// a_filter_approx
module a_filter_approx(
    input [31:0] x_in,
    input clk,
    input [5:0] reset,
    output [31:0] y_out);
Size: ~5000 cells after synthesis, ~540 flip-flops, roughly 0.044 sq mm of cells after synthesis.
Settings: LEC_CHECK=0, CAP_MARGIN=20, CORE_ASPECT_RATIO=0.9, CORE_MARGIN=2, CORE_UTILIZATION=72, PLACE_DENSITY_LB_ADDON=0.21, SETUP_SLACK_MARGIN=1.76, SLEW_MARGIN=20; clock period 6.31 ns.
run.sh (not shown) runs the stock make flow with config.mk's settings and CLKGATE_MAP_FILE=.
The starting point finished but fails on setup timing.
Then changed:
- CORE_ASPECT_RATIO: 0.9 -> not set
- CTS_CLUSTER_DIAMETER: not set -> 91
- PLACE_DENSITY: not set -> 0.4
- PLACE_DENSITY_LB_ADDON: 0.21 -> not set
- SETUP_SLACK_MARGIN: 1.76 -> not set
- clock period: 6.31 -> 6.64 ns (I/O delays scaled with it)
After rerunning:
- The changed run ran to the end with violations: setup timing
- final area is lower by 7.0%
- register-to-register slack gains 0.65 ns
- die area hardly moves
Then changed:
- CTS_CLUSTER_DIAMETER: 91 -> not set
- PLACE_DENSITY: 0.4 -> 0.35
- SETUP_SLACK_MARGIN: not set -> 2.31
- clock period: 6.64 -> 7.88 ns (I/O delays scaled with it)
Effect: The changed run ran to the end with violations: setup timing; die size does not change; register-to-register slack gains 1.1 ns; cell count drops by 0.77%; count of clock-buffer cells in the layout goes down by 1.
Then changed:
- CORE_UTILIZATION: 72 -> 40
- PLACE_DENSITY: 0.35 -> not set
- SETUP_SLACK_MARGIN: 2.31 -> not set
- clock period: 7.88 -> 9.35 ns (I/O delays scaled with it)
The changed run went through all stages and came out clean.
Die size goes up by 79%.
Synthesized area is unchanged.
Cell count goes up by 7.1%.
Sequential share of layout area goes up by 1.7 points.
Worst hold slack stays flat.
Then changed:
- ABC_AREA: not set -> 1
- CORE_UTILIZATION: 40 -> 72
- CTS_CLUSTER_DIAMETER: not set -> 358
- clock period: 9.35 -> 5.55 ns (I/O delays scaled with it)
Outcome:
- The new run aborted during global routing (5_1_grt) on GRT-0116
- synthesized area rises by 16%
- die area falls by 35%
- synthesized cell count rises by 39%

* * *

ember:
a_filter_approx again, from the RTL that the note above started with.
==> flow/config.mk <==
export PLATFORM = sky130hd
export DESIGN_NAME = a_filter_approx
export DESIGN_NICKNAME = a_filter_approx
export VERILOG_FILES = /design/flow/design.v
export SDC_FILE = /design/flow/constraint.sdc
export NUM_CORES = 4
export LEC_CHECK = 0
export ABC_AREA = 1
export CAP_MARGIN = 20
export CORE_MARGIN = 2
export CORE_UTILIZATION = 65
export CTS_CLUSTER_SIZE = 85
export SETUP_SLACK_MARGIN = 1.56
export SLEW_MARGIN = 20
==> flow/constraint.sdc <==
create_clock -name core_clock -period 5.35 [get_ports {clk}]
set_input_delay 1.0700 -clock core_clock [delete_from_list [all_inputs] [get_ports {clk}]]
set_output_delay 1.0700 -clock core_clock [all_outputs]
set_load 0.01 [all_outputs]
ember failed in global routing with GRT-0232.
The inputs of xenon differ from those of ember as listed below.
- a deleted CTS_CLUSTER_SIZE that had been 85
- a change of SETUP_SLACK_MARGIN from 1.56 to 0.4
- a change of CORE_UTILIZATION from 65 to 40
- a deleted ABC_AREA that had been 1
- a change of the clock period (ns, I/O delays scaled along) from 5.35 to 9.35
### Flow results
xenon closes out successfully: all stages finished, all timing, DRC and antenna checks passed.
Between xenon and ember, it is xenon whose setup slack after placement is higher, by 1690 ps.
Post-detailed-placement cell area delta for xenon relative to ember: about 24% lower
When xenon is set beside ember, its net count entering floorplan turns out to be about 24% smaller.
The following lists how cedar was set up differently from xenon:
- putting PLACE_DENSITY_LB_ADDON at 0.21 where nothing was set
- swapping 40 for 72 in CORE_UTILIZATION
- clearing SETUP_SLACK_MARGIN, which used to be 0.4
- swapping 9.35 for 7.88 in the clock period (ns, I/O delays scaled along)
Notes after the runs:
Comparing cedar against xenon, there is no change at all in number of cell instances after yosys synthesis. Compared with xenon, cedar shows a higher sequential cell area share. Max clock-buffer cell count across xenon and cedar: xenon. xenon has higher area overhead of the layout relative to synthesis than cedar.
For nickel, these inputs were changed with respect to cedar:
- setting ABC_AREA to 1 for the first time
- setting CTS_CLUSTER_DIAMETER to 234 for the first time
- changing the clock period (ns, I/O delays scaled along) from 7.88 to 6.61
[summary]
- nickel finished all stages; however, its layout fails the closing checks, the failures being setup timing.
- On portion of netlist area occupied by mux cells, nickel and cedar are basically level.
- Changes observed in nickel relative to cedar: ratio of final minimum period to clock period moved up, routed wire length rose by 79000 um.
- Looking at via density per instance across nickel and cedar, the one that comes out higher is nickel.
- Compared nickel vs cedar, and non-clock buffer count is up in nickel.
- nickel ended up with a lower flop share of the area than cedar did.
- Comparing fraction of met1 tracks used by global routing for nickel and cedar, the bigger number came from nickel.

* * *

Setup of violet:
a_filter_approx again, from the RTL that the note above started with.
export LEC_CHECK = 0
export CAP_MARGIN = 15
export CORE_MARGIN = 2
export CORE_UTILIZATION = 72
export SETUP_SLACK_MARGIN = 1.43
export SLEW_MARGIN = 20
export TNS_END_PERCENT = 10
create_clock -name core_clock -period 6.33 [get_ports {clk}]
Final checks on violet, whose flow otherwise completed, came back failing, citing negative setup slack.
#### Input delta (garnet over violet)
- SETUP_SLACK_MARGIN: 1.43 -> unset
- CORE_UTILIZATION: 72 -> 40
- TNS_END_PERCENT: 10 -> unset
- CAP_MARGIN: 15 -> 20
- the clock period (ns, I/O delays scaled along): 6.33 -> 10.0
- garnet closes out successfully: all stages finished, all timing, DRC and antenna checks passed.
- Summary of garnet over violet: worst setup margin now larger; wire length of the first global-routing pass now smaller.
- Compare garnet and violet | die size higher: garnet
- Critical path capture point = y_out[31]: garnet; critical path capture point = y_out[29]: violet
- For violet, the source of the critical timing path was sixth_stage.Samples_out[12]$_SDFF_PP0_, unlike garnet, where it was sixth_stage.Samples_out[5]$_SDFF_PP0_.
- Total wirelength of the detailed-routed design is higher on violet
Input changes introduced in juniper (baseline for comparison: garnet):
- putting SETUP_SLACK_MARGIN at -0.46 where nothing was set
- swapping 40 for 72 in CORE_UTILIZATION
- swapping 10.0 for 6.26 in the clock period (ns, I/O delays scaled along)
==> results <==
Although juniper finished all stages, its layout failed final checks on negative setup slack. Going from garnet to juniper, final worst setup slack lower, routed length on met2 saw an increase, synthesis-to-layout area growth shows an increase of 9.4 points, number of standard cells in the final layout excluding fillers lost 198. juniper vs garnet: critical path depth down by a few percent. Changes observed in juniper relative to garnet: met1 global-route usage moved up; die extent in x moved down; core utilization at floorplan moved up.
Setup changes, juniper to willow
- a change of CORE_UTILIZATION from 72 to 17
- a deleted SETUP_SLACK_MARGIN that had been -0.46
- a change of the clock period (ns, I/O delays scaled along) from 6.26 to 14.0
--- outcome ---
willow: all stages complete, timing, DRC and antenna checks passed
Looking only at net count of the finished layout, and setting everything else aside, the higher value of juniper and willow goes to juniper.
Layout buffer count excluding clock buffers, juniper and willow: larger value in juniper
In the tables for juniper and willow, number of buffers created by CTS reads higher with juniper.
Overall die width: willow > juniper
Summary of the comparison: sum of met2 wire segment lengths after detailed routing is lower in willow, relative to juniper.
willow against juniper; overall die height is up by more than 100%.
After detailed routing, juniper needs more wire than willow.
